==> flow/design.v <==
`timescale 1ns / 1ps
module alu_top(
    input             clk,
    input      [31:0] a_in,
    input      [31:0] b_in,
    input      [3:0]  aluc_in,
    output reg [31:0] r_out,
    output reg        zero_out,
    output reg        overflow_out
    );
    reg  [31:0] a_q, b_q;
    reg  [3:0]  aluc_q;
    wire [31:0] r;
    wire        zero, overflow;
    alu u_alu(.a(a_q), .b(b_q), .overflow(overflow), .zero(zero), .r(r), .aluc(aluc_q));
    always @(posedge clk) begin
        a_q          <= a_in;
        b_q          <= b_in;
        aluc_q       <= aluc_in;
        r_out        <= r;
        zero_out     <= zero;
        overflow_out <= overflow;
    end
endmodule

`timescale 1ns / 1ps
module alu(
    input [31:0]a,
    input [31:0]b,
    output overflow,
    output zero,
    output [31:0]r,
    input [3:0] aluc   
    );
    parameter Add    =    3'b000;     
    parameter Addu    =    3'b010;     
    parameter Sub    =     3'b001;     
    parameter Subu    =    3'b011;     
    parameter And    =    3'b100;     
    parameter Or    =    3'b101;     
    parameter Xor    =    3'b110;     
	 parameter Lui1    =    3'b111;     
	 wire signed [31:0] sa=a,sb=b;
	 reg [32:0]result;
always@(*)begin
        case(aluc)
            Addu: begin
                result=a+b;
            end
            Subu: begin
                result=a-b;
            end
            Add: begin
                result=sa+sb;
            end
            Sub: begin
                result=sa-sb;
            end
            And: begin
                result=a&b;
            end
            Or: begin
                result=a|b;
            end
            Xor: begin
                result=a^b;
            end
            Lui1: begin
				result = {b[15:0], 16'b0};
				end
            default:
                result=a+b;
        endcase
    end
    assign r=result[31:0];
    assign zero=(r==32'b0)?1:0;
    assign overflow=result[32];
endmodule
==> flow/run.sh <==
#!/bin/bash
# the make line also repeats each setting of config.mk as NAME=value (left out here)
make -C /OpenROAD-flow-scripts/flow DESIGN_CONFIG=/design/flow/config.mk WORK_HOME=/design/flow/orfs CLKGATE_MAP_FILE= finish
==> flow/config.mk <==
export PLATFORM = sky130hd
export DESIGN_NAME = alu_top
export DESIGN_NICKNAME = alu_top
export VERILOG_FILES = /design/flow/design.v
export SDC_FILE = /design/flow/constraint.sdc
export NUM_CORES = 4
export LEC_CHECK = 0
export ABC_AREA = 1
export CAP_MARGIN = 5
export CORE_MARGIN = 2
export CORE_UTILIZATION = 71
export CTS_CLUSTER_SIZE = 95
export PLACE_DENSITY = 0.37
export SLEW_MARGIN = 20
export TNS_END_PERCENT = 10
==> flow/constraint.sdc <==
create_clock -name core_clock -period 3.18 [get_ports {clk}]
set_input_delay 0.6360 -clock core_clock [delete_from_list [all_inputs] [get_ports {clk}]]
set_output_delay 0.6360 -clock core_clock [all_outputs]
set_load 0.01 [all_outputs]
==> results of run 1 <==
[stage by stage]
| step | cell area [µm²] | utilization [%] |
|---|---|---|
| after floorplan | 10300 | - |
| after global placement | 13200 | 91.6 |
| after detailed placement | 13200 | 91.6 |
==> impl_metrics.py, run 1 <==
# Physical implementation metrics
metrics = {
    "outcome": {
        "status": "did not finish",
        "lastStage": "clock tree synthesis",
        "error_line": "[ERROR DPL-0038] Utilization greater than 100%, impossible to legalize",
    },
    "yosys": {
        "ys.flop_type": "dfxtp_1",
        "post_synth_main_area_contributors": "dfxtp_1, nand2_1, ha_1, inv_1, nand3_1",
        "ys_sh_simple_pct": 38.3,
        "ys_cells": 1728,
        "ys_top_cells_by_count": "nand2_1, inv_1, nor2_1",
        "mux_share_pct": 0,
        "largest_area_cell": "dfxtp_1",
        "syn-cell-area_um2": 10300,
        "post-synth-top-count-cell": "nand2_1",
        "fa_ha_area_share_pct": 15.9,
        "xor_share_pct": 2.64,
        "synth.logic.top_family": "simple AND/OR/NAND/NOR gates",
        "netlist_instances": 1728,
        "synth_async_sr_flop_share_pct": 0,
        "ys_sh_aoi_pct": 11.2,
        "syn_nets": 1927,
        "top_area_share_pct": 19.8,
        "edf_count": 0,
        "yosys-stat-area_um2": 10300,
        "yosysWarnings": 2,
        "yosysSeqAreaShare_pct": 19.8,
        "syn_avg_cell_area_um2": 5.96,
        "ys_ff": 102,
        "ys_types": 37,
    },
    "floorplanning": {
        "pin_count": 103,
        "chipArea_um2": 15500,
        "die_h_um": 124,
        "core-area_um2": 14400,
        "rows": 44,
        "die_x_um": 124,
        "initCoreUtil_pct": 71.7,
    },
    "place": {
        "gp_congestion": 1.15,
        "dp.cells": 2204,
        "dp_worst_setup_slack_ns": -0.744,
        "dp_hpwl_mm": 34.9,
        "port_buffers": 102,
    },
}
==> run 2, diff against run 1 <==
CAP_MARGIN = 20   (was 5)
CORE_UTILIZATION = 64   (was 71)
CTS_CLUSTER_SIZE = not set   (was 95)
PLACE_DENSITY = 0.36   (was 0.37)
SETUP_SLACK_MARGIN = 0.67   (was not set)
TNS_END_PERCENT = not set   (was 10)
clock period = 5.57 ns   (was 3.18 ns; I/O delays follow)
==> impl_metrics.py, run 2 <==
# Flow results
metrics = {
    "outcome": {
        "status": "finished clean",
    },
    "clock_network": {
        "cts-root-buf": "clkbuf_16",
        "clkLatencyLatePin_ns": 0.37,
        "cts_hold_buf": 0,
        "path_clk_slew_ns": 0.08,
        "post_cts.repair.setup_buffers": 0,
        "htreeDepth": 3,
        "ctsResizeCount": 0,
        "cts.sinks": 102,
        "cts_made_buffers": 9,
        "cts_tree": "done",
        "clockBufferDepth": 2,
    },
    "yosys": {
        "edf_count": 0,
        "xor_share_pct": 2.64,
        "syn-cell-area_um2": 10300,
        "post-synth-top-count-cell": "nand2_1",
        "ys_types": 37,
        "fa_ha_area_share_pct": 15.9,
        "synth_async_sr_flop_share_pct": 0,
        "netlist_instances": 1728,
        "post_synth_main_area_contributors": "dfxtp_1, nand2_1, ha_1, inv_1, nand3_1",
        "yosysWarnings": 2,
        "ys.flop_type": "dfxtp_1",
        "synth.logic.top_family": "simple AND/OR/NAND/NOR gates",
        "syn_nets": 1927,
        "top_area_share_pct": 19.8,
        "syn_avg_cell_area_um2": 5.96,
        "ys_top_cells_by_count": "nand2_1, inv_1, nor2_1",
        "largest_area_cell": "dfxtp_1",
        "mux_share_pct": 0,
        "yosys-stat-area_um2": 10300,
        "ys_ff": 102,
        "ys_sh_simple_pct": 38.3,
        "ys_sh_aoi_pct": 11.2,
        "yosysSeqAreaShare_pct": 19.8,
        "ys_cells": 1728,
    },
    "critical_path": {
        "rr_endpoint": "zero_out$_DFF_P_",
        "crit_type": "reg2reg",
        "crit_slowest_cell": "dfxtp_1",
        "r2r-start": "b_q[1]$_DFF_P_",
        "path_depth": 26,
        "crit_end": "zero_out$_DFF_P_",
        "required_ns": 5.88,
        "cp_common_cell": "nand2_1",
        "cp_top_family": "simple AND/OR/NAND/NOR gates",
        "r2r_setup_slack_ns": 1.04,
        "critPathLaunchType": "flop",
        "cp_max_fo": 4,
        "worst_ep_arrival_time_ns": 4.84,
        "startpoint": "b_q[1]$_DFF_P_",
        "end_kind": "flop",
        "worst-path-buf-inv": 2,
        "cp_slowest_stage_delay_ns": 0.40,
        "rr_worst_depth": 26,
    },
    "layout": {
        "fin_cells": 2039,
        "syn_to_final_growth_pct": 14.8,
        "final-seq-area_um2": 2040,
        "n_fill_cell": 1383,
        "mi_logic_area_um2": 7020,
        "finalNetCount": 2017,
        "final_util_pct": 74.7,
        "fin_area_um2": 11800,
    },
    "power": {
        "p_leak_nw": 6.32,
        "power_frac_clock_pct": 24.9,
        "sequentialPower_mw": 0.891,
        "p_sw_mw": 1.06,
        "p_total_mw": 2.58,
        "power_density_nw_per_um2": 218,
        "top_power_group": "combinational cells",
        "powerComb_mw": 1.05,
        "switching_share_pct": 41.0,
        "pwr-share-seq_pct": 34.5,
        "internal_power_mw": 1.52,
        "p_comb_share_pct": 40.6,
        "ir_drop_mv": 0.174,
        "clk-power_mw": 0.642,
    },
    "floorplanning": {
        "rows": 46,
        "core-area_um2": 15800,
        "chipArea_um2": 17100,
        "die_x_um": 131,
        "pin_count": 103,
        "die_h_um": 131,
        "initCoreUtil_pct": 65.1,
    },
    "routing": {
        "drt-pass1-iter-count": 7,
        "antenna_cells": 0,
        "dr.first_iter.drc_count": 1758,
        "finalWirelength_mm": 38.1,
        "drt-wirelength-per-cell_um": 18.7,
        "ant_nets": 0,
        "viasPerCell": 5.95,
        "route.detailed.drc": 0,
        "vias": 12100,
    },
    "global_route": {
        "grt_pass1_wl_mm": 57.6,
        "grt_overflow": 0,
        "grt_pass1_vias": 11000,
        "antenna_found_initial": 0,
        "grt_max_degree": 42,
        "grt.total_usage_pct": 44.9,
    },
    "place": {
        "dp.cells": 2022,
        "postPlaceCellArea_um2": 11500,
        "dp_hpwl_mm": 30.9,
        "gp_congestion": 1.10,
        "port_buffers": 102,
    },
    "final_timing": {
        "post-route-period-util_pct": 81.3,
        "finalCriticalPeriod_ns": 4.53,
        "finalSetupViolCount": 0,
        "drv_slew": 0,
        "worst_pin_slew_ns": 0.793,
        "fin_skew_ns": 0.0101,
        "rsz0062_at_grt": "no",
        "tns_ns": 0,
        "max_freq_ghz": 0.221,
        "timing.slew.headroom_pct": 46.8,
        "hold_viol": 0,
    },
    "worst_hold_path": {
        "min_path_cells": 5,
        "min_from": "aluc_q[2]$_DFF_P_",
        "whs_endpoint": "r_out[0]$_DFF_P_",
        "hold_class": "reg2reg",
    },
    "run": {
        "tool_warnings": 61,
        "drv_cap": 0,
    },
}
run 2: final cells by class:
class / count / share of cell area, %
Multi-Input combinational cell: 1298 / 59.4
Sequential cell: 102 / 17.3
Inverter: 299 / 9.50
Timing Repair Buffer: 108 / 9.09
Tap cell: 216 / 2.29
Clock buffer: 10 / 2.02
Clock inverter: 6 / 0.434
run 2: layer usage:
metal	GRT usage, %	vias up	part of all wire (%)
li1	-	5675	-
met1	59.4	5390	39
met2	67.0	901	41
met3	13.9	161	15
met4	20.5	2	4.9
met5	0	-	0.034
run 2: stage by stage:
stage / setup WS [ns] / hold slack [ns]
after floorplan: 2.34 / 0.591
after global placement: 1.32 / 0.692
after detailed placement: 1.30 / 0.714
after CTS: 1.26 / 0.735
after global routing: 0.770 / 0.796
final: 1.04 / 0.753
==> run 3, diff against run 2 <==
CORE_ASPECT_RATIO = 0.5   (was not set)
CORE_MARGIN = 9   (was 2)
CORE_UTILIZATION = 58   (was 64)
CTS_CLUSTER_DIAMETER = 232   (was not set)
CTS_CLUSTER_SIZE = 100   (was not set)
PLACE_DENSITY = not set   (was 0.36)
PLACE_DENSITY_LB_ADDON = 0.1   (was not set)
SETUP_SLACK_MARGIN = -0.35   (was 0.67)
TNS_END_PERCENT = 5   (was not set)
clock period = 6.0 ns   (was 5.57 ns; I/O delays follow)
==> impl_metrics.py, run 3 <==
# Flow results
metrics = {
    "outcome": {
        "status": "finished clean",
    },
    "power": {
        "switching_share_pct": 40.8,
        "internal_power_mw": 1.42,
        "p_comb_share_pct": 40.7,
        "top_power_group": "combinational cells",
        "power_frac_clock_pct": 24.9,
        "pwr-share-seq_pct": 34.5,
        "sequentialPower_mw": 0.826,
        "p_total_mw": 2.40,
        "clk-power_mw": 0.596,
        "power_density_nw_per_um2": 203,
        "p_leak_nw": 6.30,
        "ir_drop_mv": 0.154,
        "p_sw_mw": 0.979,
        "powerComb_mw": 0.975,
    },
    "run": {
        "tool_warnings": 59,
        "drv_cap": 0,
    },
    "routing": {
        "finalWirelength_mm": 39.0,
        "ant_nets": 0,
        "vias": 12000,
        "viasPerCell": 5.84,
        "antenna_cells": 0,
        "dr.first_iter.drc_count": 1525,
        "drt-wirelength-per-cell_um": 19.0,
        "route.detailed.drc": 0,
        "drt-pass1-iter-count": 9,
    },
    "final_timing": {
        "whs_ns": 0.750,
        "finalSetupViolCount": 0,
        "tns_ns": 0,
        "fin_skew_ns": 0.0121,
        "hold_viol": 0,
        "worst_pin_slew_ns": 0.746,
        "max_freq_ghz": 0.207,
        "rsz0062_at_grt": "no",
        "timing.slew.headroom_pct": 50.2,
        "post-route-period-util_pct": 80.6,
        "drv_slew": 0,
        "finalCriticalPeriod_ns": 4.84,
    },
    "critical_path": {
        "startpoint": "b_q[0]$_DFF_P_",
        "required_ns": 6.32,
        "cp_slowest_stage_delay_ns": 0.44,
        "crit_type": "reg2reg",
        "path_depth": 28,
        "worst_ep_arrival_time_ns": 5.15,
        "worst-path-buf-inv": 2,
        "cp_common_cell": "nand2_1",
        "cp_top_family": "simple AND/OR/NAND/NOR gates",
        "end_kind": "flop",
        "r2r_setup_slack_ns": 1.16,
        "r2r-start": "b_q[0]$_DFF_P_",
        "crit_slowest_cell": "dfxtp_1",
        "rr_worst_depth": 28,
        "cp_max_fo": 5,
        "crit_end": "zero_out$_DFF_P_",
        "rr_endpoint": "zero_out$_DFF_P_",
        "critPathLaunchType": "flop",
    },
    "yosys": {
        "ys_types": 37,
        "xor_share_pct": 2.64,
        "post_synth_main_area_contributors": "dfxtp_1, nand2_1, ha_1, inv_1, nand3_1",
        "largest_area_cell": "dfxtp_1",
        "ys_sh_simple_pct": 38.3,
        "edf_count": 0,
        "mux_share_pct": 0,
        "ys.flop_type": "dfxtp_1",
        "ys_ff": 102,
        "ys_sh_aoi_pct": 11.2,
        "top_area_share_pct": 19.8,
        "syn_avg_cell_area_um2": 5.96,
        "syn_nets": 1927,
        "ys_top_cells_by_count": "nand2_1, inv_1, nor2_1",
        "post-synth-top-count-cell": "nand2_1",
        "syn-cell-area_um2": 10300,
        "yosysWarnings": 2,
        "ys_cells": 1728,
        "synth_async_sr_flop_share_pct": 0,
        "yosysSeqAreaShare_pct": 19.8,
        "synth.logic.top_family": "simple AND/OR/NAND/NOR gates",
        "fa_ha_area_share_pct": 15.9,
        "yosys-stat-area_um2": 10300,
        "netlist_instances": 1728,
    },
    "layout": {
        "finalNetCount": 2016,
        "syn_to_final_growth_pct": 14.7,
    },
    "clock_network": {
        "post_cts.repair.setup_buffers": 0,
        "cts_tree": "done",
        "cts_made_buffers": 9,
        "cts_hold_buf": 0,
        "path_clk_slew_ns": 0.08,
        "clockBufferDepth": 2,
        "htreeDepth": 3,
        "ctsResizeCount": 0,
        "cts.sinks": 102,
        "cts-root-buf": "clkbuf_16",
        "clkLatencyLatePin_ns": 0.37,
    },
    "floorplanning": {
        "initCoreUtil_pct": 61.0,
        "pin_count": 103,
        "core-area_um2": 16900,
        "die_h_um": 112,
        "die_x_um": 206,
        "rows": 33,
        "chipArea_um2": 23200,
    },
    "place": {
        "port_buffers": 102,
        "gp_congestion": 1.09,
        "dp_hpwl_mm": 31.9,
    },
    "global_route": {
        "grt.total_usage_pct": 32.8,
        "grt_overflow": 0,
        "grt_pass1_wl_mm": 59.7,
        "antenna_found_initial": 4,
        "grt_max_degree": 63,
        "grt_pass1_vias": 10900,
    },
    "worst_hold_path": {
        "min_path_cells": 4,
        "hold_class": "reg2reg",
        "whs_endpoint": "r_out[14]$_DFF_P_",
        "min_from": "a_q[14]$_DFF_P_",
    },
}
==> run 3: area by class of cell <==
type                            instances  area [µm²]
Multi-Input combinational cell       1298        7020
Fill cell                            1571        5070
Clock inverter                          4        31.3
Sequential cell                       102        2040
Inverter                              299        1120
Tap cell                              227         284
Clock buffer                           12         256
Timing Repair Buffer                  107        1060
==> run 3: metrics by stage <==
| stage | instance area, µm² | setup WS, ns | util [%] | instances |
|---|---|---|---|---|
| 3_5_place_dp | 11500 | 1.46 | 68.2 | 2033 |
| 2_1_floorplan | 10300 | 2.77 | - | 1728 |
| 6_report | 11800 | 1.16 | 69.9 | 2049 |
| 3_3_place_gp | 11500 | 1.41 | 68.2 | 2033 |
| 4_1_cts | 11800 | 1.43 | 69.9 | 2049 |
| 5_1_grt | 11800 | 0.943 | 69.9 | 2049 |
==> run 3: layer usage <==
metal,global-route usage [%],part of all wire [%]
met1,44.4,42
met3,12.1,15
met5,0,0.11
met4,11.1,3.6
met2,46.8,39
==> run 4, diff against run 3 <==
CAP_MARGIN = 5   (was 20)
CORE_ASPECT_RATIO = 1.17   (was 0.5)
CORE_MARGIN = 2   (was 9)
CORE_UTILIZATION = 69   (was 58)
CTS_CLUSTER_DIAMETER = 304   (was 232)
CTS_CLUSTER_SIZE = 95   (was 100)
PLACE_DENSITY = 0.38   (was not set)
PLACE_DENSITY_LB_ADDON = not set   (was 0.1)
SETUP_SLACK_MARGIN = not set   (was -0.35)
TNS_END_PERCENT = 10   (was 5)
clock period = 3.24 ns   (was 6.0 ns; I/O delays follow)
==> impl_metrics.py, run 4 <==
# Physical implementation metrics
metrics = {
    "outcome": {
        "status": "did not finish",
        "lastStage": "clock tree synthesis",
        "error_line": "[ERROR DPL-0033] detailed placement checks failed during check placement.",
    },
    "place": {
        "gp_congestion": 1.12,
        "port_buffers": 102,
        "dp_hpwl_mm": 34.8,
    },
    "yosys": {
        "ys.flop_type": "dfxtp_1",
        "synth.logic.top_family": "simple AND/OR/NAND/NOR gates",
        "yosysSeqAreaShare_pct": 19.8,
        "ys_cells": 1728,
        "yosys-stat-area_um2": 10300,
        "netlist_instances": 1728,
        "yosysWarnings": 2,
        "post-synth-top-count-cell": "nand2_1",
        "ys_top_cells_by_count": "nand2_1, inv_1, nor2_1",
        "syn_avg_cell_area_um2": 5.96,
        "mux_share_pct": 0,
        "fa_ha_area_share_pct": 15.9,
        "syn_nets": 1927,
        "top_area_share_pct": 19.8,
        "largest_area_cell": "dfxtp_1",
        "ys_sh_aoi_pct": 11.2,
        "synth_async_sr_flop_share_pct": 0,
        "xor_share_pct": 2.64,
        "ys_ff": 102,
        "syn-cell-area_um2": 10300,
        "ys_types": 37,
        "post_synth_main_area_contributors": "dfxtp_1, nand2_1, ha_1, inv_1, nand3_1",
        "ys_sh_simple_pct": 38.3,
        "edf_count": 0,
    },
    "floorplanning": {
        "core-area_um2": 14700,
        "rows": 48,
        "die_h_um": 136,
        "die_x_um": 117,
        "chipArea_um2": 15900,
        "initCoreUtil_pct": 70.3,
        "pin_count": 103,
    },
}
[run 4: stage by stage]
| step | setup WS, ns | instance area [µm²] | power, mW | TNS (ns) | cells |
|---|---|---|---|---|---|
| after floorplan | 0.00506 | 10300 | 2.59 | 0 | 1728 |
| after global placement | -0.492 | 13400 | 3.62 | -3.63 | 2254 |
| after detailed placement | -0.742 | 13400 | 3.75 | -7.71 | 2254 |
==> run 5, diff against run 4 <==
ABC_AREA = not set   (was 1)
CAP_MARGIN = 40   (was 5)
CORE_ASPECT_RATIO = not set   (was 1.17)
CORE_UTILIZATION = 72   (was 69)
CTS_CLUSTER_DIAMETER = 52   (was 304)
CTS_CLUSTER_SIZE = 21   (was 95)
PLACE_DENSITY = 0.37   (was 0.38)
TNS_END_PERCENT = not set   (was 10)
clock period = 5.34 ns   (was 3.24 ns; I/O delays follow)
==> impl_metrics.py, run 5 <==
# Flow results
metrics = {
    "outcome": {
        "status": "complete, but fails checks",
        "failed_checks": "negative setup slack",
    },
    "yosys": {
        "mux_share_pct": 4.95,
        "syn_nets": 1316,
        "ys_ff": 102,
        "syn_avg_cell_area_um2": 8.20,
        "edf_count": 0,
        "ys_types": 84,
        "top_area_share_pct": 22.3,
        "post_synth_main_area_contributors": "dfxtp_1, ha_1, xnor2_1, nand2_1, nor2_1",
        "yosysSeqAreaShare_pct": 22.3,
        "yosysWarnings": 2,
        "ys_sh_simple_pct": 17.5,
        "ys_top_cells_by_count": "ha_1, dfxtp_1, nand2_1",
        "synth_async_sr_flop_share_pct": 0,
        "ys_sh_aoi_pct": 21.4,
        "xor_share_pct": 9.95,
        "yosys-stat-area_um2": 9160,
        "synth.logic.top_family": "AND-OR/OR-AND gates",
        "netlist_instances": 1117,
        "post-synth-top-count-cell": "ha_1",
        "ys.flop_type": "dfxtp_1",
        "fa_ha_area_share_pct": 17.9,
        "ys_cells": 1117,
        "syn-cell-area_um2": 9160,
        "largest_area_cell": "dfxtp_1",
    },
    "power": {
        "powerComb_mw": 1.27,
        "power_density_nw_per_um2": 255,
        "ir_drop_mv": 0.245,
        "internal_power_mw": 1.76,
        "power_frac_clock_pct": 24.0,
        "p_sw_mw": 1.12,
        "top_power_group": "combinational cells",
        "p_leak_nw": 5.06,
        "switching_share_pct": 38.9,
        "clk-power_mw": 0.691,
        "pwr-share-seq_pct": 31.8,
        "p_total_mw": 2.88,
        "p_comb_share_pct": 44.1,
        "sequentialPower_mw": 0.915,
    },
    "clock_network": {
        "htreeDepth": 3,
        "cts.sinks": 102,
        "cts_tree": "done",
        "path_clk_slew_ns": 0.08,
        "clockBufferDepth": 2,
        "clkLatencyLatePin_ns": 0.38,
        "cts_made_buffers": 9,
        "cts_hold_buf": 0,
        "cts-root-buf": "clkbuf_16",
    },
    "layout": {
        "final_util_pct": 90.0,
        "finalNetCount": 1460,
        "syn_to_final_growth_pct": 23.0,
    },
    "final_timing": {
        "timing.slew.headroom_pct": 46.5,
        "drv_slew": 0,
        "post-route-period-util_pct": 107,
        "worst_pin_slew_ns": 0.802,
        "fin_skew_ns": 0.0116,
        "finalCriticalPeriod_ns": 5.69,
        "fin_ws_ns": -0.354,
        "finalSetupViolCount": 1,
        "max_freq_ghz": 0.176,
        "hold_viol": 0,
        "rsz0062_at_grt": "yes",
    },
    "routing": {
        "antenna_cells": 0,
        "dr.first_iter.drc_count": 1836,
        "viasPerCell": 7.02,
        "vias": 10100,
        "ant_nets": 0,
        "drt-wirelength-per-cell_um": 23.5,
        "drt-pass1-iter-count": 7,
        "finalWirelength_mm": 33.8,
        "route.detailed.drc": 0,
    },
    "place": {
        "port_buffers": 102,
        "dp_hpwl_mm": 23.8,
        "gp_congestion": 1.20,
    },
    "critical_path": {
        "crit_slowest_cell": "or4_1",
        "cp_common_cell": "or3_4",
        "end_kind": "flop",
        "rr_worst_depth": 20,
        "cp_top_family": "simple AND/OR/NAND/NOR gates",
        "cp_max_fo": 8,
        "worst_ep_arrival_time_ns": 5.99,
        "worst-path-buf-inv": 2,
        "startpoint": "b_q[10]$_DFF_P_",
        "cp_slowest_stage_delay_ns": 0.59,
        "path_depth": 20,
        "critPathLaunchType": "flop",
        "crit_end": "zero_out$_DFF_P_",
        "r2r_setup_slack_ns": -0.35,
        "rr_endpoint": "zero_out$_DFF_P_",
        "r2r-start": "b_q[10]$_DFF_P_",
        "crit_type": "reg2reg",
        "crit_chain": "or3_4, or3_4, or3_4, nor4_2, buf_4, nand3_1, nand2_1, xnor2_1, ha_1, and3_1, and3_1, nand2_1, o21ai_0, buf_4, mux2i_1, o221ai_1, a31o_2, or4_1, or4_1, nor2_1",
        "required_ns": 5.63,
    },
    "global_route": {
        "grt_max_degree": 58,
        "grt_pass1_wl_mm": 49.3,
        "antenna_found_initial": 1,
        "grt_overflow": 0,
        "grt_pass1_vias": 9379,
        "grt.total_usage_pct": 47.7,
    },
    "floorplanning": {
        "die_x_um": 117,
        "die_h_um": 117,
        "core-area_um2": 12500,
        "rows": 41,
        "chipArea_um2": 13600,
        "initCoreUtil_pct": 73.2,
        "pin_count": 103,
    },
    "run": {
        "tool_warnings": 63,
        "drv_cap": 0,
    },
    "worst_hold_path": {
        "min_path_cells": 3,
        "min_from": "aluc_q[3]$_DFF_P_",
        "whs_endpoint": "r_out[3]$_DFF_P_",
        "hold_class": "reg2reg",
    },
}
## run 5: routing by layer
metal	global-route usage [%]	up-vias	wire, µm	share of wire, %
met2	71.5	1009	14200	42
met4	28.8	0	2610	7.7
met1	59.5	4516	11900	35
met5	0	-	0	0
li1	-	4284	-	-
met3	16.1	281	5120	15
## run 5: what timing repair did
item                       CTS  global route
buffers inserted             4             2
resized                     20            21
pin swaps                    5            21
setup endpoints to repair    1             2
## run 5: cell type report
class / count / area, µm²
multi-input cells: 877 / 6760
flip-flops and latches: 102 / 2050
repair buffers: 181 / 1610
fillers: 596 / 1250
inverters: 90 / 338
clock buffers: 10 / 229
well taps: 172 / 215
clock inverters: 6 / 63.8
## run 5: metrics by stage
| step | setup slack (ns) | area, µm² | cells | TNS [ns] | hold slack (ns) |
|---|---|---|---|---|---|
| after global placement | 0.0548 | 10700 | 1415 | 0 | 0.749 |
| after CTS | -0.0446 | 11100 | 1435 | -0.0446 | 0.781 |
| after global routing | -0.393 | 11300 | 1438 | -0.393 | 0.844 |
| final | -0.354 | 11300 | 1438 | -0.354 | 0.822 |
| after detailed placement | -0.168 | 10700 | 1415 | -0.168 | 0.761 |
| after floorplan | 0.0368 | 9190 | 1117 | 0 | 0.666 |
==> run 6, diff against run 5 <==
ABC_AREA = 1   (was not set)
CAP_MARGIN = 20   (was 40)
CORE_UTILIZATION = 64   (was 72)
CTS_CLUSTER_DIAMETER = 396   (was 52)
CTS_CLUSTER_SIZE = 100   (was 21)
PLACE_DENSITY = 0.36   (was 0.37)
SETUP_SLACK_MARGIN = 0.67   (was not set)
clock period = 4.96 ns   (was 5.34 ns; I/O delays follow)
==> impl_metrics.py, run 6 <==
# Flow results
metrics = {
    "critical_path": {
        "cp_max_fo": 4,
        "crit_type": "reg2reg",
        "startpoint": "b_q[1]$_DFF_P_",
        "cp_common_cell": "nand2_1",
        "worst-path-buf-inv": 2,
        "end_kind": "flop",
        "r2r-start": "b_q[1]$_DFF_P_",
        "rr_worst_depth": 28,
        "cp_slowest_stage_delay_ns": 0.45,
        "crit_slowest_cell": "ha_1",
        "worst_ep_arrival_time_ns": 4.50,
        "critPathLaunchType": "flop",
        "rr_endpoint": "zero_out$_DFF_P_",
        "cp_top_family": "simple AND/OR/NAND/NOR gates",
        "required_ns": 5.28,
        "r2r_setup_slack_ns": 0.78,
        "path_depth": 28,
        "crit_end": "zero_out$_DFF_P_",
    },
    "final_timing": {
        "tns_ns": 0,
        "drv_slew": 0,
        "finalCriticalPeriod_ns": 4.18,
        "rsz0062_at_grt": "no",
        "post-route-period-util_pct": 84.3,
        "finalSetupViolCount": 0,
        "hold_viol": 0,
        "whs_ns": 0.740,
        "fin_skew_ns": 0.0125,
        "max_freq_ghz": 0.239,
        "worst_pin_slew_ns": 0.789,
        "timing.slew.headroom_pct": 47.3,
    },
    "clock_network": {
        "clkLatencyLatePin_ns": 0.38,
        "cts_hold_buf": 0,
        "cts_made_buffers": 9,
        "cts-root-buf": "clkbuf_16",
        "cts.sinks": 102,
        "path_clk_slew_ns": 0.09,
        "htreeDepth": 3,
        "cts_tree": "done",
        "clockBufferDepth": 2,
    },
    "power": {
        "power_density_nw_per_um2": 242,
        "p_leak_nw": 6.50,
        "top_power_group": "combinational cells",
        "p_sw_mw": 1.24,
        "p_comb_share_pct": 42.1,
        "internal_power_mw": 1.75,
        "clk-power_mw": 0.737,
        "ir_drop_mv": 0.169,
        "pwr-share-seq_pct": 33.3,
        "switching_share_pct": 41.4,
        "sequentialPower_mw": 0.997,
        "powerComb_mw": 1.26,
        "power_frac_clock_pct": 24.6,
    },
    "place": {
        "port_buffers": 102,
        "gp_congestion": 1.13,
        "postPlaceCellArea_um2": 11500,
        "dp_hpwl_mm": 30.4,
    },
    "routing": {
        "vias": 12400,
        "antenna_cells": 0,
        "finalWirelength_mm": 38.9,
        "viasPerCell": 6.01,
        "drt-wirelength-per-cell_um": 18.8,
        "route.detailed.drc": 0,
        "ant_nets": 0,
        "drt-pass1-iter-count": 10,
        "dr.first_iter.drc_count": 1748,
    },
    "global_route": {
        "grt.total_usage_pct": 44.3,
        "grt_pass1_vias": 11100,
        "grt_overflow": 0,
        "grt_pass1_wl_mm": 57.4,
        "antenna_found_initial": 0,
        "grt_max_degree": 61,
    },
    "floorplanning": {
        "die_x_um": 131,
        "die_h_um": 131,
        "pin_count": 103,
        "core-area_um2": 15800,
        "chipArea_um2": 17100,
        "rows": 46,
        "initCoreUtil_pct": 65.1,
    },
    "yosys": {
        "ys_types": 37,
        "yosysWarnings": 2,
        "ys.flop_type": "dfxtp_1",
        "synth.logic.top_family": "simple AND/OR/NAND/NOR gates",
        "post_synth_main_area_contributors": "dfxtp_1, nand2_1, ha_1, inv_1, nand3_1",
        "largest_area_cell": "dfxtp_1",
        "ys_sh_aoi_pct": 11.2,
        "syn_avg_cell_area_um2": 5.96,
        "mux_share_pct": 0,
        "ys_ff": 102,
        "ys_top_cells_by_count": "nand2_1, inv_1, nor2_1",
        "yosysSeqAreaShare_pct": 19.8,
        "post-synth-top-count-cell": "nand2_1",
        "edf_count": 0,
        "syn-cell-area_um2": 10300,
        "ys_cells": 1728,
        "top_area_share_pct": 19.8,
        "yosys-stat-area_um2": 10300,
        "netlist_instances": 1728,
        "syn_nets": 1927,
        "synth_async_sr_flop_share_pct": 0,
        "fa_ha_area_share_pct": 15.9,
        "ys_sh_simple_pct": 38.3,
        "xor_share_pct": 2.64,
    },
    "outcome": {
        "status": "finished clean",
    },
    "worst_hold_path": {
        "min_from": "aluc_q[2]$_DFF_P_",
        "hold_class": "reg2reg",
        "whs_endpoint": "r_out[0]$_DFF_P_",
        "min_path_cells": 5,
    },
    "run": {
        "drv_cap": 0,
        "tool_warnings": 61,
    },
    "layout": {
        "finalNetCount": 2045,
        "syn_to_final_growth_pct": 20.3,
        "fin_area_um2": 12400,
    },
}
-- run 6: per-stage QoR --
| step | worst slack (ns) | cells | utilization (%) | total power [mW] |
|---|---|---|---|---|
| after CTS | 0.708 | 2040 | 74.7 | 2.85 |
| after detailed placement | 0.748 | 2024 | 72.8 | 2.13 |
| final | 0.781 | 2067 | 78.3 | 2.99 |
| after global routing | 0.559 | 2067 | 78.3 | 3.13 |
| after global placement | 0.762 | 2024 | 72.8 | 2.10 |
| after floorplan | 1.73 | 1728 | - | 1.69 |
-- run 6: layer usage --
metal	track usage, %	up-vias	routed length [µm]
met3	14.5	193	6120
met2	66.0	973	16100
met4	21.2	0	2160
li1	-	5740	-
met5	0	-	0
met1	57.9	5521	14500
-- run 6: repair_timing --
item	CTS	global route
buffers inserted	0	26
gates resized	0	118
setup endpoints to repair	0	8
-- run 6: final cells by class --
type	instances	area, µm²
multi-input cells	1298	7370
clock buffers	10	239
flip-flops and latches	102	2050
repair buffers	135	1270
inverters	299	1130
repair inverters	1	7.51
clock inverters	6	53.8
well taps	216	270
fillers	1246	3440
==> run 7, diff against run 6 <==
CELL_PAD_IN_SITES_GLOBAL_PLACEMENT = 1   (was not set)
CORE_ASPECT_RATIO = 0.72   (was not set)
CORE_MARGIN = 3   (was 2)
CORE_UTILIZATION = 29   (was 64)
CTS_CLUSTER_DIAMETER = not set   (was 396)
CTS_CLUSTER_SIZE = not set   (was 100)
HOLD_SLACK_MARGIN = 0.2   (was not set)
MIN_ROUTING_LAYER = met1   (was not set)
PLACE_DENSITY = not set   (was 0.36)
PLACE_DENSITY_LB_ADDON = 0.19   (was not set)
SETUP_SLACK_MARGIN = 1.26   (was 0.67)
SLEW_MARGIN = 0   (was 20)
clock period = 4.91 ns   (was 4.96 ns; I/O delays follow)
==> impl_metrics.py, run 7 <==
# Flow results
metrics = {
    "outcome": {
        "status": "finished clean",
    },
    "run": {
        "drv_cap": 0,
        "tool_warnings": 61,
    },
    "critical_path": {
        "cp_common_cell": "nand2_1",
        "rr_worst_depth": 28,
        "crit_end": "zero_out$_DFF_P_",
        "cp_top_family": "simple AND/OR/NAND/NOR gates",
        "cp_slowest_stage_delay_ns": 0.41,
        "worst_ep_arrival_time_ns": 4.03,
        "critPathLaunchType": "flop",
        "r2r-start": "b_q[1]$_DFF_P_",
        "required_ns": 5.23,
        "path_depth": 28,
        "worst-path-buf-inv": 6,
        "startpoint": "b_q[1]$_DFF_P_",
        "cp_max_fo": 4,
        "crit_type": "reg2reg",
        "rr_endpoint": "zero_out$_DFF_P_",
        "r2r_setup_slack_ns": 1.20,
        "end_kind": "flop",
        "crit_slowest_cell": "ha_1",
    },
    "final_timing": {
        "timing.slew.headroom_pct": 42.0,
        "drv_slew": 0,
        "max_freq_ghz": 0.270,
        "post-route-period-util_pct": 75.5,
        "finalCriticalPeriod_ns": 3.71,
        "finalSetupViolCount": 0,
        "worst_pin_slew_ns": 0.870,
        "rsz0062_at_grt": "yes",
        "hold_viol": 0,
        "tns_ns": 0,
        "fin_skew_ns": 0.0123,
    },
    "layout": {
        "finalNetCount": 2087,
        "n_fill_cell": 3709,
        "mi_logic_area_um2": 8290,
        "final-seq-area_um2": 2060,
        "syn_to_final_growth_pct": 36.3,
    },
    "yosys": {
        "edf_count": 0,
        "synth.logic.top_family": "simple AND/OR/NAND/NOR gates",
        "yosysSeqAreaShare_pct": 19.8,
        "syn-cell-area_um2": 10300,
        "synth_async_sr_flop_share_pct": 0,
        "ys_types": 37,
        "ys_cells": 1728,
        "yosysWarnings": 2,
        "mux_share_pct": 0,
        "fa_ha_area_share_pct": 15.9,
        "xor_share_pct": 2.64,
        "syn_nets": 1927,
        "syn_avg_cell_area_um2": 5.96,
        "largest_area_cell": "dfxtp_1",
        "post_synth_main_area_contributors": "dfxtp_1, nand2_1, ha_1, inv_1, nand3_1",
        "yosys-stat-area_um2": 10300,
        "post-synth-top-count-cell": "nand2_1",
        "ys_sh_aoi_pct": 11.2,
        "ys_top_cells_by_count": "nand2_1, inv_1, nor2_1",
        "netlist_instances": 1728,
        "ys_sh_simple_pct": 38.3,
        "ys.flop_type": "dfxtp_1",
        "top_area_share_pct": 19.8,
        "ys_ff": 102,
    },
    "place": {
        "dp_hpwl_mm": 37.5,
        "gp_congestion": 0.963,
        "port_buffers": 102,
    },
    "power": {
        "sequentialPower_mw": 1.02,
        "pwr-share-seq_pct": 30.7,
        "ir_drop_mv": 0.143,
        "top_power_group": "combinational cells",
        "p_leak_nw": 6.95,
        "switching_share_pct": 40.0,
        "powerComb_mw": 1.46,
        "p_comb_share_pct": 43.9,
        "internal_power_mw": 2.00,
        "power_density_nw_per_um2": 237,
        "clk-power_mw": 0.844,
        "p_total_mw": 3.33,
        "p_sw_mw": 1.33,
        "power_frac_clock_pct": 25.3,
    },
    "clock_network": {
        "clockBufferDepth": 2,
        "cts.sinks": 102,
        "cts_tree": "done",
        "cts-root-buf": "clkbuf_16",
        "htreeDepth": 3,
        "cts_made_buffers": 9,
        "path_clk_slew_ns": 0.08,
        "clkLatencyLatePin_ns": 0.38,
        "cts_hold_buf": 0,
    },
    "worst_hold_path": {
        "min_from": "b_q[3]$_DFF_P_",
        "hold_class": "reg2reg",
        "whs_endpoint": "r_out[19]$_DFF_P_",
        "min_path_cells": 2,
    },
    "floorplanning": {
        "rows": 57,
        "initCoreUtil_pct": 30.0,
        "die_x_um": 228,
        "chipArea_um2": 37800,
        "die_h_um": 166,
        "pin_count": 103,
        "core-area_um2": 34400,
    },
    "routing": {
        "drt-wirelength-per-cell_um": 19.4,
        "ant_nets": 0,
        "dr.first_iter.drc_count": 1308,
        "antenna_cells": 0,
        "finalWirelength_mm": 45.9,
        "viasPerCell": 4.96,
        "drt-pass1-iter-count": 5,
        "vias": 11700,
        "route.detailed.drc": 0,
    },
    "global_route": {
        "grt_pass1_wl_mm": 66.2,
        "grt_max_degree": 58,
        "antenna_found_initial": 0,
        "grt.total_usage_pct": 23.1,
        "grt_overflow": 0,
        "grt_pass1_vias": 10700,
    },
}
==> run 7: routing by layer <==
metal,track usage (%),share of wire [%],vias up
li1,-,-,5816
met4,4.69,1.9,0
met3,6.70,8.6,39
met5,0,0,-
met2,31.4,39,429
met1,35.5,51,5436
==> run 7: stage by stage <==
stage | instance area, µm² | hold slack, ns | worst slack, ns | instances | utilization, %
6_report | 14000 | 0.690 | 1.20 | 2365 | 40.8
5_1_grt | 14000 | 0.711 | 0.956 | 2365 | 40.8
4_1_cts | 12600 | 0.703 | 1.03 | 2326 | 36.6
3_5_place_dp | 11900 | 0.685 | 0.526 | 2285 | 34.6
3_3_place_gp | 11900 | 0.698 | 0.620 | 2285 | 34.6
2_1_floorplan | 10300 | 0.591 | 1.68 | 1728 | -
==> run 7: layout make-up <==
| class | instances | area share (%) |
|---|---|---|
| multi-input combinational | 1298 | 59.0 |
| sequential | 102 | 14.7 |
| timing repair buffer | 178 | 11.7 |
| inverter | 299 | 8.03 |
| tap | 472 | 4.21 |
| clock buffer | 12 | 1.68 |
| clock inverter | 4 | 0.677 |
==> run 7: what timing repair did <==
item / in CTS / in global routing
resized: 62 / 300
setup endpoints to repair: 16 / 24
buffers inserted: 25 / 38
pin swaps: 30 / 109
cloned: 0 / 1
==> run 8, diff against run 7 <==
ABC_AREA = not set   (was 1)
CELL_PAD_IN_SITES_GLOBAL_PLACEMENT = not set   (was 1)
CORE_ASPECT_RATIO = not set   (was 0.72)
CORE_MARGIN = 2   (was 3)
CORE_UTILIZATION = 72   (was 29)
CTS_CLUSTER_DIAMETER = 52   (was not set)
HOLD_SLACK_MARGIN = not set   (was 0.2)
MIN_ROUTING_LAYER = not set   (was met1)
PLACE_DENSITY_LB_ADDON = 0.27   (was 0.19)
SETUP_SLACK_MARGIN = not set   (was 1.26)
SLEW_MARGIN = 20   (was 0)
clock period = 5.48 ns   (was 4.91 ns; I/O delays follow)
==> impl_metrics.py, run 8 <==
# Flow results
metrics = {
    "power": {
        "p_leak_nw": 4.97,
        "p_comb_share_pct": 44.1,
        "p_total_mw": 2.79,
        "ir_drop_mv": 0.220,
        "clk-power_mw": 0.666,
        "switching_share_pct": 39.5,
        "p_sw_mw": 1.10,
        "pwr-share-seq_pct": 32.1,
        "internal_power_mw": 1.69,
        "power_frac_clock_pct": 23.8,
        "sequentialPower_mw": 0.897,
        "top_power_group": "combinational cells",
        "power_density_nw_per_um2": 251,
        "powerComb_mw": 1.23,
    },
    "critical_path": {
        "crit_end": "zero_out$_DFF_P_",
        "startpoint": "b_q[4]$_DFF_P_",
        "path_depth": 20,
        "critPathLaunchType": "flop",
        "rr_worst_depth": 20,
        "rr_endpoint": "zero_out$_DFF_P_",
        "worst-path-buf-inv": 1,
        "crit_type": "reg2reg",
        "cp_max_fo": 5,
        "required_ns": 5.79,
        "r2r-start": "b_q[4]$_DFF_P_",
        "cp_slowest_stage_delay_ns": 0.55,
        "end_kind": "flop",
        "crit_slowest_cell": "or4_1",
        "r2r_setup_slack_ns": -0.91,
        "crit_chain": "inv_1, nand3_2, nor3_2, nand2_1, nor3_2, nand4_1, nor3_2, nand4_1, nor4_2, nor2_1, xnor2_1, ha_1, nor3b_2, nor4_2, nand4b_1, or4_1, or4_4, or4_4, or4_4, nor2_2",
        "cp_top_family": "simple AND/OR/NAND/NOR gates",
        "worst_ep_arrival_time_ns": 6.70,
    },
    "yosys": {
        "largest_area_cell": "dfxtp_1",
        "ys_sh_aoi_pct": 21.4,
        "ys_sh_simple_pct": 17.5,
        "ys_cells": 1117,
        "post-synth-top-count-cell": "ha_1",
        "netlist_instances": 1117,
        "yosysSeqAreaShare_pct": 22.3,
        "ys_types": 84,
        "fa_ha_area_share_pct": 17.9,
        "edf_count": 0,
        "mux_share_pct": 4.95,
        "synth.logic.top_family": "AND-OR/OR-AND gates",
        "synth_async_sr_flop_share_pct": 0,
        "post_synth_main_area_contributors": "dfxtp_1, ha_1, xnor2_1, nand2_1, nor2_1",
        "yosys-stat-area_um2": 9160,
        "syn_avg_cell_area_um2": 8.20,
        "syn-cell-area_um2": 9160,
        "yosysWarnings": 2,
        "ys_ff": 102,
        "xor_share_pct": 9.95,
        "top_area_share_pct": 22.3,
        "ys_top_cells_by_count": "ha_1, dfxtp_1, nand2_1",
        "ys.flop_type": "dfxtp_1",
        "syn_nets": 1316,
    },
    "place": {
        "port_buffers": 102,
        "dp_worst_setup_slack_ns": -0.264,
        "dp.cells": 1395,
        "gp_congestion": 1.09,
        "dp_hpwl_mm": 23.9,
    },
    "floorplanning": {
        "initCoreUtil_pct": 73.2,
        "pin_count": 103,
        "chipArea_um2": 13600,
        "core-area_um2": 12500,
        "die_x_um": 117,
        "rows": 41,
        "die_h_um": 117,
    },
    "final_timing": {
        "timing.slew.headroom_pct": 47.5,
        "tns_ns": -0.914,
        "fin_ws_ns": -0.914,
        "fin_skew_ns": 0.0155,
        "finalSetupViolCount": 1,
        "hold_viol": 0,
        "drv_slew": 0,
        "rsz0062_at_grt": "yes",
        "post-route-period-util_pct": 117,
        "worst_pin_slew_ns": 0.786,
        "finalCriticalPeriod_ns": 6.39,
        "max_freq_ghz": 0.156,
    },
    "global_route": {
        "antenna_found_initial": 0,
        "grt.total_usage_pct": 48.0,
        "grt_pass1_wl_mm": 49.9,
        "met1_usage_pct": 58.8,
        "grt_max_degree": 40,
        "met3_usage_pct": 14.5,
        "grt_pass1_vias": 9656,
        "gr-usage-met2_pct": 74.3,
        "grt_overflow": 0,
        "grt_busiest_layer": "met2",
    },
    "worst_hold_path": {
        "hold_class": "reg2reg",
        "min_from": "aluc_q[3]$_DFF_P_",
        "min_path_cells": 2,
        "whs_endpoint": "r_out[2]$_DFF_P_",
    },
    "routing": {
        "dr.first_iter.drc_count": 2354,
        "antenna_cells": 0,
        "finalWirelength_mm": 35.9,
        "drt-pass1-iter-count": 12,
        "vias": 10500,
        "viasPerCell": 7.35,
        "drt-wirelength-per-cell_um": 25.2,
        "route.detailed.drc": 0,
        "ant_nets": 0,
    },
    "clock_network": {
        "cts.sinks": 102,
        "clockBufferDepth": 2,
        "htreeDepth": 3,
        "clkLatencyLatePin_ns": 0.39,
        "cts-root-buf": "clkbuf_16",
        "path_clk_slew_ns": 0.08,
        "cts_made_buffers": 9,
        "cts_tree": "done",
    },
    "outcome": {
        "status": "complete, but fails checks",
        "failed_checks": "negative setup slack",
    },
    "run": {
        "drv_cap": 0,
        "tool_warnings": 60,
    },
    "layout": {
        "syn_to_final_growth_pct": 21.7,
        "fin_cells": 1425,
        "finalNetCount": 1447,
    },
}
==> run 8: repair_timing <==
action | 4_1_cts | 5_1_grt
endpoints found under the setup margin | 1 | 1
pin swaps | 2 | 24
resized | 12 | 33
hold buffers | 0 | 0
setup buffers | 1 | 13
==> run 8: final cells by class <==
cell class | count | area [µm²]
multi-input cells | 877 | 6740
flip-flops and latches | 102 | 2050
repair buffers | 168 | 1520
fillers | 583 | 1370
inverters | 90 | 338
clock buffers | 10 | 229
well taps | 172 | 215
clock inverters | 6 | 62.6
==> run 8: routing by layer <==
metal  up-vias  share of wire, %
met5         -                 0
met4         0               9.8
met3       430                17
met2      1193                41
met1      4590                32
li1       4260                 -
==> run 8: metrics by stage <==
stage                     hold WS, ns  instance area, µm²  util [%]
after floorplan                 0.666                9170         -
after global placement          0.771               10600      84.5
after detailed placement        0.798               10600      84.5
after CTS                       0.841               10900      87.3
after global routing            0.810               11100      89.0
final                           0.759               11100      89.0
==> run 9, diff against run 8 <==
CTS_CLUSTER_DIAMETER = 41   (was 52)
CTS_CLUSTER_SIZE = 41   (was not set)
MIN_ROUTING_LAYER = met1   (was not set)
PLACE_DENSITY_LB_ADDON = 0.28   (was 0.27)
SLEW_MARGIN = 40   (was 20)
TNS_END_PERCENT = 50   (was not set)
clock period = 5.52 ns   (was 5.48 ns; I/O delays follow)
==> impl_metrics.py, run 9 <==
# Flow results
metrics = {
    "floorplanning": {
        "core-area_um2": 12500,
        "pin_count": 103,
        "die_x_um": 117,
        "chipArea_um2": 13600,
        "initCoreUtil_pct": 73.2,
        "rows": 41,
        "die_h_um": 117,
    },
    "yosys": {
        "ys_cells": 1117,
        "ys.flop_type": "dfxtp_1",
        "ys_sh_simple_pct": 17.5,
        "yosysSeqAreaShare_pct": 22.3,
        "post-synth-top-count-cell": "ha_1",
        "top_area_share_pct": 22.3,
        "yosys-stat-area_um2": 9160,
        "syn_nets": 1316,
        "syn-cell-area_um2": 9160,
        "synth_async_sr_flop_share_pct": 0,
        "ys_sh_aoi_pct": 21.4,
        "yosysWarnings": 2,
        "xor_share_pct": 9.95,
        "ys_top_cells_by_count": "ha_1, dfxtp_1, nand2_1",
        "ys_ff": 102,
        "netlist_instances": 1117,
        "largest_area_cell": "dfxtp_1",
        "synth.logic.top_family": "AND-OR/OR-AND gates",
        "syn_avg_cell_area_um2": 8.20,
        "mux_share_pct": 4.95,
        "ys_types": 84,
        "post_synth_main_area_contributors": "dfxtp_1, ha_1, xnor2_1, nand2_1, nor2_1",
        "fa_ha_area_share_pct": 17.9,
        "edf_count": 0,
    },
    "layout": {
        "fin_area_um2": 11000,
        "n_fill_cell": 610,
        "final-seq-area_um2": 2050,
        "final_util_pct": 88.2,
        "finalNetCount": 1436,
        "mi_logic_area_um2": 6720,
        "syn_to_final_growth_pct": 20.5,
    },
    "final_timing": {
        "fin_skew_ns": 0.0136,
        "drv_slew": 0,
        "post-route-period-util_pct": 109,
        "finalCriticalPeriod_ns": 6.02,
        "timing.slew.headroom_pct": 46.0,
        "max_freq_ghz": 0.166,
        "finalSetupViolCount": 1,
        "worst_pin_slew_ns": 0.803,
        "fin_ws_ns": -0.503,
        "rsz0062_at_grt": "yes",
        "hold_viol": 0,
    },
    "place": {
        "gp_congestion": 1.11,
        "dp_worst_setup_slack_ns": -0.134,
        "postPlaceCellArea_um2": 10500,
        "port_buffers": 102,
        "dp_hpwl_mm": 23.5,
    },
    "routing": {
        "viasPerCell": 7.22,
        "ant_nets": 0,
        "vias": 10200,
        "drt-pass1-iter-count": 12,
        "dr.first_iter.drc_count": 2079,
        "route.detailed.drc": 0,
        "drt-wirelength-per-cell_um": 25.0,
        "antenna_cells": 0,
        "finalWirelength_mm": 35.3,
    },
    "critical_path": {
        "worst-path-buf-inv": 0,
        "critPathLaunchType": "flop",
        "crit_chain": "nor3_2, nand2_1, mux2i_1, ha_1, nor2b_1, o2111ai_1, nand2_1, xor2_1, a222oi_1, nand4b_1, or4_1, or4_4, or4_4, or4_4, nor2_2",
        "crit_end": "zero_out$_DFF_P_",
        "cp_top_family": "simple AND/OR/NAND/NOR gates",
        "cp_common_cell": "or4_4",
        "path_depth": 15,
        "crit_slowest_cell": "nor3_2",
        "crit_type": "reg2reg",
        "rr_worst_depth": 15,
        "required_ns": 5.82,
        "rr_endpoint": "zero_out$_DFF_P_",
        "r2r-start": "aluc_q[2]$_DFF_P_",
        "cp_max_fo": 10,
        "r2r_setup_slack_ns": -0.50,
        "startpoint": "aluc_q[2]$_DFF_P_",
        "end_kind": "flop",
        "cp_slowest_stage_delay_ns": 0.63,
        "worst_ep_arrival_time_ns": 6.33,
    },
    "power": {
        "p_sw_mw": 1.09,
        "internal_power_mw": 1.67,
        "p_total_mw": 2.76,
        "p_comb_share_pct": 43.8,
        "ir_drop_mv": 0.277,
        "top_power_group": "combinational cells",
        "clk-power_mw": 0.660,
        "pwr-share-seq_pct": 32.3,
        "p_leak_nw": 4.93,
        "powerComb_mw": 1.21,
        "power_frac_clock_pct": 23.9,
        "power_density_nw_per_um2": 250,
        "sequentialPower_mw": 0.890,
        "switching_share_pct": 39.5,
    },
    "global_route": {
        "grt.total_usage_pct": 47.2,
        "grt_pass1_wl_mm": 49.1,
        "grt_max_degree": 59,
        "grt_pass1_vias": 9558,
        "antenna_found_initial": 1,
        "grt_overflow": 0,
    },
    "clock_network": {
        "cts_made_buffers": 9,
        "cts_tree": "done",
        "clkLatencyLatePin_ns": 0.38,
        "cts-root-buf": "clkbuf_16",
        "path_clk_slew_ns": 0.08,
        "clockBufferDepth": 2,
        "cts.sinks": 102,
        "htreeDepth": 3,
        "cts_hold_buf": 0,
    },
    "worst_hold_path": {
        "hold_class": "reg2reg",
        "whs_endpoint": "overflow_out$_DFF_P_",
        "min_path_cells": 3,
        "min_from": "a_q[31]$_DFF_P_",
    },
    "outcome": {
        "status": "complete, but fails checks",
        "failed_checks": "negative setup slack",
    },
    "run": {
        "tool_warnings": 60,
        "drv_cap": 0,
    },
}
-- run 9: what timing repair did --
action                                  in CTS  in global routing
endpoints found under the setup margin       1                  1
pin swaps                                    2                 17
gates resized                               10                 25
buffers inserted                             0                  6
-- run 9: layout make-up --
| class | count | area share, % |
|---|---|---|
| Tap cell | 172 | 1.95 |
| Clock inverter | 6 | 0.567 |
| Timing Repair Buffer | 157 | 13.0 |
| Multi-Input combinational cell | 877 | 60.8 |
| Inverter | 90 | 3.06 |
| Clock buffer | 10 | 2.07 |
| Sequential cell | 102 | 18.5 |
-- run 9: metrics by stage --
step	hold WS, ns	setup TNS (ns)	instances
2_1_floorplan	0.666	0	1117
3_3_place_gp	0.765	0	1392
3_5_place_dp	0.784	-0.134	1392
4_1_cts	0.804	0	1408
5_1_grt	0.872	-0.491	1414
6_report	0.854	-0.503	1414
-- run 9: routing by layer --
layer	GRT usage, %	routed length (µm)	up-vias
met5	0	23	-
met4	29.2	3330	2
met3	13.9	5980	365
met2	71.2	14300	1048
met1	59.4	11700	4547
li1	-	-	4244
==> run 10, diff against run 9 <==
CORE_UTILIZATION = 68   (was 72)
CTS_CLUSTER_DIAMETER = not set   (was 41)
PLACE_DENSITY = 0.66   (was not set)
PLACE_DENSITY_LB_ADDON = not set   (was 0.28)
TNS_END_PERCENT = not set   (was 50)
clock period = 5.34 ns   (was 5.52 ns; I/O delays follow)
==> impl_metrics.py, run 10 <==
# Flow results
metrics = {
    "global_route": {
        "grt.total_usage_pct": 44.9,
        "grt_overflow": 0,
        "grt_busiest_layer": "met2",
        "grt_pass1_vias": 9508,
        "antenna_found_initial": 1,
        "grt_pass1_wl_mm": 50.1,
        "met3_usage_pct": 11.7,
        "met1_usage_pct": 55.9,
        "gr-usage-met2_pct": 70.5,
        "grt_max_degree": 58,
    },
    "yosys": {
        "top_area_share_pct": 22.3,
        "ys.flop_type": "dfxtp_1",
        "netlist_instances": 1117,
        "syn_avg_cell_area_um2": 8.20,
        "syn-cell-area_um2": 9160,
        "post_synth_main_area_contributors": "dfxtp_1, ha_1, xnor2_1, nand2_1, nor2_1",
        "fa_ha_area_share_pct": 17.9,
        "ys_types": 84,
        "synth_async_sr_flop_share_pct": 0,
        "largest_area_cell": "dfxtp_1",
        "yosysSeqAreaShare_pct": 22.3,
        "ys_top_cells_by_count": "ha_1, dfxtp_1, nand2_1",
        "yosys-stat-area_um2": 9160,
        "edf_count": 0,
        "mux_share_pct": 4.95,
        "ys_sh_simple_pct": 17.5,
        "ys_sh_aoi_pct": 21.4,
        "synth.logic.top_family": "AND-OR/OR-AND gates",
        "ys_cells": 1117,
        "post-synth-top-count-cell": "ha_1",
        "ys_ff": 102,
        "syn_nets": 1316,
        "yosysWarnings": 2,
        "xor_share_pct": 9.95,
    },
    "clock_network": {
        "cts_tree": "done",
        "clockBufferDepth": 2,
        "cts.sinks": 102,
        "htreeDepth": 3,
        "path_clk_slew_ns": 0.08,
        "clkLatencyLatePin_ns": 0.38,
        "cts_made_buffers": 9,
        "cts-root-buf": "clkbuf_16",
    },
    "routing": {
        "finalWirelength_mm": 33.3,
        "drt-wirelength-per-cell_um": 22.8,
        "ant_nets": 0,
        "antenna_cells": 0,
        "viasPerCell": 6.85,
        "route.detailed.drc": 0,
        "drt-pass1-iter-count": 7,
        "dr.first_iter.drc_count": 1212,
        "vias": 10000,
    },
    "floorplanning": {
        "die_x_um": 120,
        "rows": 42,
        "die_h_um": 120,
        "pin_count": 103,
        "core-area_um2": 13200,
        "initCoreUtil_pct": 69.4,
        "chipArea_um2": 14400,
    },
    "place": {
        "dp.cells": 1436,
        "dp_hpwl_mm": 24.1,
        "gp_congestion": 1.04,
        "port_buffers": 102,
    },
    "final_timing": {
        "post-route-period-util_pct": 103,
        "finalSetupViolCount": 2,
        "max_freq_ghz": 0.182,
        "worst_pin_slew_ns": 0.793,
        "fin_ws_ns": -0.148,
        "rsz0062_at_grt": "yes",
        "finalCriticalPeriod_ns": 5.49,
        "timing.slew.headroom_pct": 47.2,
        "hold_viol": 0,
        "drv_slew": 0,
        "fin_skew_ns": 0.0136,
    },
    "power": {
        "p_sw_mw": 1.10,
        "clk-power_mw": 0.683,
        "sequentialPower_mw": 0.913,
        "pwr-share-seq_pct": 31.9,
        "p_leak_nw": 5.16,
        "top_power_group": "combinational cells",
        "p_total_mw": 2.86,
        "internal_power_mw": 1.76,
        "power_frac_clock_pct": 23.9,
        "power_density_nw_per_um2": 251,
        "p_comb_share_pct": 44.2,
        "ir_drop_mv": 0.277,
        "powerComb_mw": 1.26,
        "switching_share_pct": 38.5,
    },
    "critical_path": {
        "end_kind": "flop",
        "crit_type": "reg2reg",
        "rr_endpoint": "zero_out$_DFF_P_",
        "r2r_setup_slack_ns": -0.15,
        "cp_top_family": "simple AND/OR/NAND/NOR gates",
        "path_depth": 18,
        "r2r-start": "b_q[10]$_DFF_P_",
        "cp_slowest_stage_delay_ns": 0.50,
        "crit_end": "zero_out$_DFF_P_",
        "critPathLaunchType": "flop",
        "cp_common_cell": "or4_4",
        "startpoint": "b_q[10]$_DFF_P_",
        "required_ns": 5.64,
        "worst_ep_arrival_time_ns": 5.79,
        "worst-path-buf-inv": 0,
        "crit_slowest_cell": "or4_4",
        "cp_max_fo": 4,
        "rr_worst_depth": 18,
        "crit_chain": "or3_1, or3_4, or3_4, nor4_4, nand4_1, nor4_4, nand2_1, nand2_1, xnor2_1, ha_2, nor3b_2, nor4_2, nand4b_1, or4_1, or4_4, or4_4, or4_4, nor2_1",
    },
    "outcome": {
        "status": "complete, but fails checks",
        "failed_checks": "negative setup slack",
    },
    "worst_hold_path": {
        "hold_class": "reg2reg",
        "min_from": "a_q[30]$_DFF_P_",
        "whs_endpoint": "r_out[31]$_DFF_P_",
        "min_path_cells": 3,
    },
    "run": {
        "tool_warnings": 63,
        "drv_cap": 0,
    },
    "layout": {
        "finalNetCount": 1479,
        "final-seq-area_um2": 2050,
        "mi_logic_area_um2": 6730,
        "n_fill_cell": 706,
        "fin_cells": 1461,
        "syn_to_final_growth_pct": 24.4,
    },
}
[run 10: cell type report]
type | count | share of cell area (%)
Multi-Input combinational cell | 877 | 59.1
Clock inverter | 7 | 0.637
Inverter | 90 | 2.97
Sequential cell | 102 | 18.0
Timing Repair Buffer | 200 | 15.5
Clock buffer | 9 | 1.98
Tap cell | 176 | 1.93
[run 10: repair_timing]
| item | 4_1_cts | 5_1_grt |
|---|---|---|
| gates resized | 20 | 21 |
| pin swaps | 11 | 15 |
| setup endpoints to repair | 1 | 1 |
| buffers inserted | 4 | 5 |
| hold buffers | 0 | 0 |
[run 10: metal layers]
| metal | part of all wire (%) | up-vias |
|---|---|---|
| met5 | 0.021 | - |
| li1 | - | 4333 |
| met2 | 43 | 811 |
| met3 | 13 | 244 |
| met4 | 6.4 | 2 |
| met1 | 37 | 4613 |
[run 10: per-stage QoR]
step	cell area, µm²	util (%)	setup TNS (ns)	setup slack (ns)	hold WS (ns)
after floorplan	9190	-	0	0.0368	0.666
after global placement	10900	82.3	0	0.0198	0.758
after detailed placement	10900	82.3	-0.168	-0.168	0.757
after CTS	11300	85.4	-0.0659	-0.0659	0.837
after global routing	11400	86.4	-0.482	-0.314	0.891
final	11400	86.4	-0.157	-0.148	0.876
==> run 11, diff against run 10 <==
CORE_UTILIZATION = 40   (was 68)
CTS_CLUSTER_SIZE = not set   (was 41)
GPL_ROUTABILITY_DRIVEN = 1   (was not set)
GPL_TIMING_DRIVEN = 1   (was not set)
HOLD_SLACK_MARGIN = -0.01   (was not set)
MIN_ROUTING_LAYER = not set   (was met1)
PLACE_DENSITY = not set   (was 0.66)
PLACE_DENSITY_LB_ADDON = 0.12   (was not set)
SLEW_MARGIN = 35   (was 40)
clock period = 6.54 ns   (was 5.34 ns; I/O delays follow)
==> impl_metrics.py, run 11 <==
# Flow results
metrics = {
    "critical_path": {
        "end_kind": "flop",
        "crit_type": "reg2reg",
        "crit_chain": "nor3_1, nand3_1, nor3_1, nand2_1, nor3_2, nand4_1, nor3_1, nand4_1, nor4_1, nor2_1, xnor2_1, ha_1, nor3b_1, nor4_1, nand4b_1, or4_1, or4_1, or4_1, or4_1, nor2_1",
        "rr_endpoint": "zero_out$_DFF_P_",
        "required_ns": 6.84,
        "cp_slowest_stage_delay_ns": 0.57,
        "rr_worst_depth": 20,
        "path_depth": 20,
        "worst-path-buf-inv": 0,
        "r2r-start": "b_q[2]$_DFF_P_",
        "cp_common_cell": "or4_1",
        "critPathLaunchType": "flop",
        "startpoint": "b_q[2]$_DFF_P_",
        "cp_max_fo": 7,
        "r2r_setup_slack_ns": 0.32,
        "crit_slowest_cell": "or4_1",
        "cp_top_family": "simple AND/OR/NAND/NOR gates",
        "worst_ep_arrival_time_ns": 6.52,
        "crit_end": "zero_out$_DFF_P_",
    },
    "place": {
        "port_buffers": 102,
        "gp_congestion": 0.998,
        "dp_hpwl_mm": 26.0,
    },
    "clock_network": {
        "path_clk_slew_ns": 0.08,
        "cts.sinks": 102,
        "cts_tree": "done",
        "clkLatencyLatePin_ns": 0.36,
        "cts_made_buffers": 9,
        "ctsResizeCount": 0,
        "cts-root-buf": "clkbuf_16",
        "htreeDepth": 3,
        "clockBufferDepth": 2,
        "post_cts.repair.setup_buffers": 0,
        "cts_hold_buf": 0,
    },
    "layout": {
        "final_util_pct": 48.1,
        "mi_logic_area_um2": 6580,
        "n_fill_cell": 2207,
        "final-seq-area_um2": 2040,
        "finalNetCount": 1405,
        "syn_to_final_growth_pct": 18.5,
    },
    "yosys": {
        "edf_count": 0,
        "post_synth_main_area_contributors": "dfxtp_1, ha_1, xnor2_1, nand2_1, nor2_1",
        "synth.logic.top_family": "AND-OR/OR-AND gates",
        "xor_share_pct": 9.95,
        "ys_ff": 102,
        "syn-cell-area_um2": 9160,
        "mux_share_pct": 4.95,
        "ys.flop_type": "dfxtp_1",
        "ys_top_cells_by_count": "ha_1, dfxtp_1, nand2_1",
        "ys_sh_simple_pct": 17.5,
        "largest_area_cell": "dfxtp_1",
        "syn_avg_cell_area_um2": 8.20,
        "yosysSeqAreaShare_pct": 22.3,
        "netlist_instances": 1117,
        "yosysWarnings": 2,
        "ys_sh_aoi_pct": 21.4,
        "synth_async_sr_flop_share_pct": 0,
        "yosys-stat-area_um2": 9160,
        "ys_types": 84,
        "fa_ha_area_share_pct": 17.9,
        "syn_nets": 1316,
        "top_area_share_pct": 22.3,
        "post-synth-top-count-cell": "ha_1",
        "ys_cells": 1117,
    },
    "floorplanning": {
        "rows": 55,
        "pin_count": 103,
        "chipArea_um2": 24100,
        "core-area_um2": 22600,
        "die_h_um": 155,
        "initCoreUtil_pct": 40.6,
        "die_x_um": 155,
    },
    "final_timing": {
        "max_freq_ghz": 0.161,
        "worst_pin_slew_ns": 0.795,
        "tns_ns": 0,
        "timing.slew.headroom_pct": 46.9,
        "post-route-period-util_pct": 95.1,
        "drv_slew": 0,
        "rsz0062_at_grt": "no",
        "hold_viol": 0,
        "fin_skew_ns": 0.0129,
        "finalCriticalPeriod_ns": 6.22,
        "finalSetupViolCount": 0,
    },
    "power": {
        "internal_power_mw": 1.48,
        "ir_drop_mv": 0.109,
        "p_leak_nw": 4.78,
        "power_density_nw_per_um2": 214,
        "powerComb_mw": 0.944,
        "top_power_group": "combinational cells",
        "p_sw_mw": 0.849,
        "sequentialPower_mw": 0.750,
        "p_comb_share_pct": 40.6,
        "power_frac_clock_pct": 27.2,
        "clk-power_mw": 0.633,
        "pwr-share-seq_pct": 32.2,
        "switching_share_pct": 36.5,
    },
    "worst_hold_path": {
        "min_path_cells": 4,
        "whs_endpoint": "r_out[12]$_DFF_P_",
        "hold_class": "reg2reg",
        "min_from": "aluc_q[3]$_DFF_P_",
    },
    "routing": {
        "drt-pass1-iter-count": 5,
        "dr.first_iter.drc_count": 687,
        "route.detailed.drc": 0,
        "finalWirelength_mm": 32.3,
        "vias": 8755,
        "ant_nets": 0,
        "antenna_cells": 0,
        "drt-wirelength-per-cell_um": 21.6,
        "viasPerCell": 5.85,
    },
    "global_route": {
        "grt_pass1_wl_mm": 48.6,
        "met3_usage_pct": 5.24,
        "grt_overflow": 0,
        "gr-usage-met2_pct": 39.5,
        "met1_usage_pct": 37.6,
        "grt_max_degree": 39,
        "antenna_found_initial": 0,
        "grt_busiest_layer": "met2",
        "grt.total_usage_pct": 26.6,
        "grt_pass1_vias": 8166,
    },
    "outcome": {
        "status": "finished clean",
    },
    "run": {
        "tool_warnings": 59,
        "drv_cap": 0,
    },
}
-- run 11: stage by stage --
| step | cells | hold WS [ns] | cell area [µm²] | power [mW] | setup WS, ns |
|---|---|---|---|---|---|
| after floorplan | 1117 | 0.666 | 9160 | 1.33 | 0.451 |
| after global placement | 1480 | 0.811 | 10500 | 1.69 | 0.575 |
| after detailed placement | 1480 | 0.816 | 10500 | 1.69 | 0.290 |
| after CTS | 1496 | 0.824 | 10900 | 2.33 | 0.232 |
| after global routing | 1496 | 0.877 | 10900 | 2.45 | 0.0539 |
| final | 1496 | 0.827 | 10900 | 2.33 | 0.318 |
-- run 11: routing by layer --
| layer | up-vias | share of wire [%] | wire length (µm) |
|---|---|---|---|
| met1 | 4090 | 46 | 14800 |
| met3 | 75 | 7.7 | 2480 |
| met4 | 0 | 3.9 | 1260 |
| li1 | 4183 | - | - |
| met2 | 407 | 42 | 13700 |
| met5 | - | 0 | 0 |
-- run 11: layout make-up --
type	instances	area share (%)
clock buffer	11	2.33
clock inverter	5	0.807
inverter	90	3.11
multi-input combinational	877	60.6
sequential	102	18.8
tap	285	3.28
timing repair buffer	126	11.1
Power is estimated from default activity; no workload was simulated.
